// fpu16_top
module fpu16_top(
    input         aclk,
    input  [15:0] a,
    input  [15:0] b,
    input         a_valid,
    input         b_valid,
    output [15:0] add_result,
    output        add_valid,
    output [15:0] sub_result,
    output        sub_valid,
    output [15:0] mul_result,
    output        mul_valid,
    output [7:0]  cmp_result,
    output        cmp_valid
    );
    fpu_add_pipe u_add(
        .aclk(aclk),
        .s_axis_a_tdata(a), .s_axis_b_tdata(b),
        .s_axis_a_tvalid(a_valid), .s_axis_b_tvalid(b_valid),
        .m_axis_result_tdata(add_result), .m_axis_result_tvalid(add_valid));
    fpu_sub_pipe u_sub(
        .aclk(aclk),
        .s_axis_a_tdata(a), .s_axis_b_tdata(b),
        .s_axis_a_tvalid(a_valid), .s_axis_b_tvalid(b_valid),
        .m_axis_result_tdata(sub_result), .m_axis_result_tvalid(sub_valid));
    fpu_mul_pipe u_mul(
        .aclk(aclk),
        .s_axis_a_tdata(a), .s_axis_b_tdata(b),
  ...
clock: 7.73 ns
lec_check: 0
abc_area: 1
cap_margin: 10
core_margin: 2
core_utilization: 72
cts_cluster_size: 72
gpl_timing_driven: 1
max_routing_layer: met4
min_routing_layer: met1
place_density_lb_addon: 0.06
setup_slack_margin: 0.75
slew_margin: 20
tns_end_percent: 45
run.sh (not shown) runs the stock make flow with config.mk's settings and CLKGATE_MAP_FILE=.
The baseline aborted during global routing (5_1_grt).
Next try:
Settings changed: ABC_AREA 1 to unset, CAP_MARGIN 10 to 20, CORE_UTILIZATION 72 to 40, CTS_CLUSTER_SIZE 72 to unset, GPL_TIMING_DRIVEN 1 to unset, MAX_ROUTING_LAYER met4 to unset, MIN_ROUTING_LAYER met1 to unset, PLACE_DENSITY_LB_ADDON 0.06 to unset, SETUP_SLACK_MARGIN 0.75 to unset, TNS_END_PERCENT 45 to unset.
Clock period 7.73 ns to 8.0 ns, I/O delays scaled along.
This time the run finished clean.
Die size increases by about 80%.
Area after synthesis increases by 1.4%.
Synthesized cell count decreases by 11%.
Next try:
Settings changed: CORE_UTILIZATION 40 to 72, PLACE_DENSITY set to 0.67.
Clock period 8.0 ns to 6.84 ns, I/O delays scaled along.
After rerunning: Now the flow never finished: it broke off in global routing (5_1_grt). Synthesized cell count does not change. Area after synthesis does not change. Die size decreases by 44%.
Next try:
Settings changed: CORE_UTILIZATION 72 to 31, PLACE_DENSITY 0.67 to unset.
Clock period 6.84 ns to 7.96 ns, I/O delays scaled along.
What happened: The changed run went through all stages and came out clean; area after synthesis stays the same; die size rises by 130%; synthesized cell count stays the same.

* * *

## wip/zinc
fpu16_top again, from the RTL that the note above started with.
export LEC_CHECK = 0
export ABC_AREA = 1
export CAP_MARGIN = 20
export CORE_MARGIN = 2
export CORE_UTILIZATION = 71
export CTS_CLUSTER_DIAMETER = 211
export MAX_ROUTING_LAYER = met4
export SLEW_MARGIN = 20
create_clock -name core_clock -period 7.11 [get_ports {aclk}]
To summarise wip/zinc: no stage aborted, but the layout did not pass its checks, failing on negative setup slack.
Changes in wip/pepper relative to wip/zinc:
- CORE_UTILIZATION now 58, was 71
- ABC_AREA no longer set, was 1
- MAX_ROUTING_LAYER no longer set, was met4
- CTS_CLUSTER_DIAMETER no longer set, was 211
- the clock period (ns, I/O delays scaled along) now 6.84, was 7.11
==> comparison <==
- Of the runs wip/pepper and wip/zinc, none of them finished clean.
- Status wip/zinc: flow complete, layout not clean - negative setup slack
- wip/pepper -> wip/zinc: boundary pin count flat
- Looking at highest metal layer with signal wires, the met4 result is from wip/zinc; the met5 one comes from wip/pepper.
- Higher core box area among wip/pepper and wip/zinc: wip/pepper
- In wip/pepper relative to wip/zinc, chip area from the yosys synthesis statistics had gone up slightly.
- When the final numbers for wip/pepper and wip/zinc were put side by side, the wire length of the first global-routing pass turned out to be greater in wip/zinc.
- What wip/pepper reported for total wire length after detailed routing has to be multiplied by 1.2 to get the figure for wip/zinc.
diff inputs: wip/pepper => wip/sierra
- setting CTS_CLUSTER_SIZE to 37 for the first time
- changing CORE_UTILIZATION from 58 to 72
- setting PLACE_DENSITY to 0.67 for the first time
- changing the clock period (ns, I/O delays scaled along) from 6.84 to 7.55
==> comparison <==
FAIL wip/sierra @ 5_1_grt: tool exited with error
Compared with wip/pepper, wip/sierra shows number of CTS-inserted buffers lower by 1.
wip/pepper → wip/sierra: chip width dropped 24 um; number of storage elements in the synthesis netlist saw little to no change.
From wip/pepper to wip/sierra the numbers moved as follows: yosys synthesis chip area barely changed; number of instances in the placed design went down 153; row count fell by 9; buffer count from post-CTS setup fixing shows an increase of 28.
Number of gates resized after cts delta for wip/sierra relative to wip/pepper: 24 lower
Summary of wip/sierra over wip/pepper: initial standard-cell utilization of the core increased 14 points; die size -0.011 mm^2.
In the reports for wip/pepper and wip/sierra, the smaller estimated wirelength of the detail-placed design belongs to wip/pepper.
Changes in wip/nickel relative to wip/sierra:
- CORE_UTILIZATION: 72 -> 66
- CTS_CLUSTER_SIZE: 37 -> unset
- PLACE_DENSITY: 0.67 -> unset
Count of library flops with an enable pin came out exactly the same in wip/sierra and wip/nickel. Layout checks on wip/nickel: not met. Flow itself completed; violations: negative setup slack. The lower number of setup buffers added after CTS of wip/sierra and wip/nickel is in wip/nickel. Compared with wip/sierra, in wip/nickel area enclosed by the die boundary up about 9%; number of standard-cell rows in the floorplan moved up; fraction of the core area occupied by cells at floorplan dropped 5.7 points. Re area after detailed placement: wip/nickel is 0.51% up on wip/sierra.
#### Input delta (wip/fjord over wip/nickel)
- putting CTS_CLUSTER_SIZE at 46 where nothing was set
- putting PLACE_DENSITY at 0.7 where nothing was set
- swapping 66 for 72 in CORE_UTILIZATION
## What came out
wip/fjord and wip/nickel ended up with roughly the same proportion of synthesized area in mux cells.
Flow for wip/fjord halted at 5_1_grt, error code GRT-0232.
CTS buffer count down about 1.5% in wip/fjord wrt wip/nickel
Changes observed in wip/fjord relative to wip/nickel: core area -0.0037 mm^2; floorplan core density grew by 5.7 points; number of placed instances, taps included now sits lower.
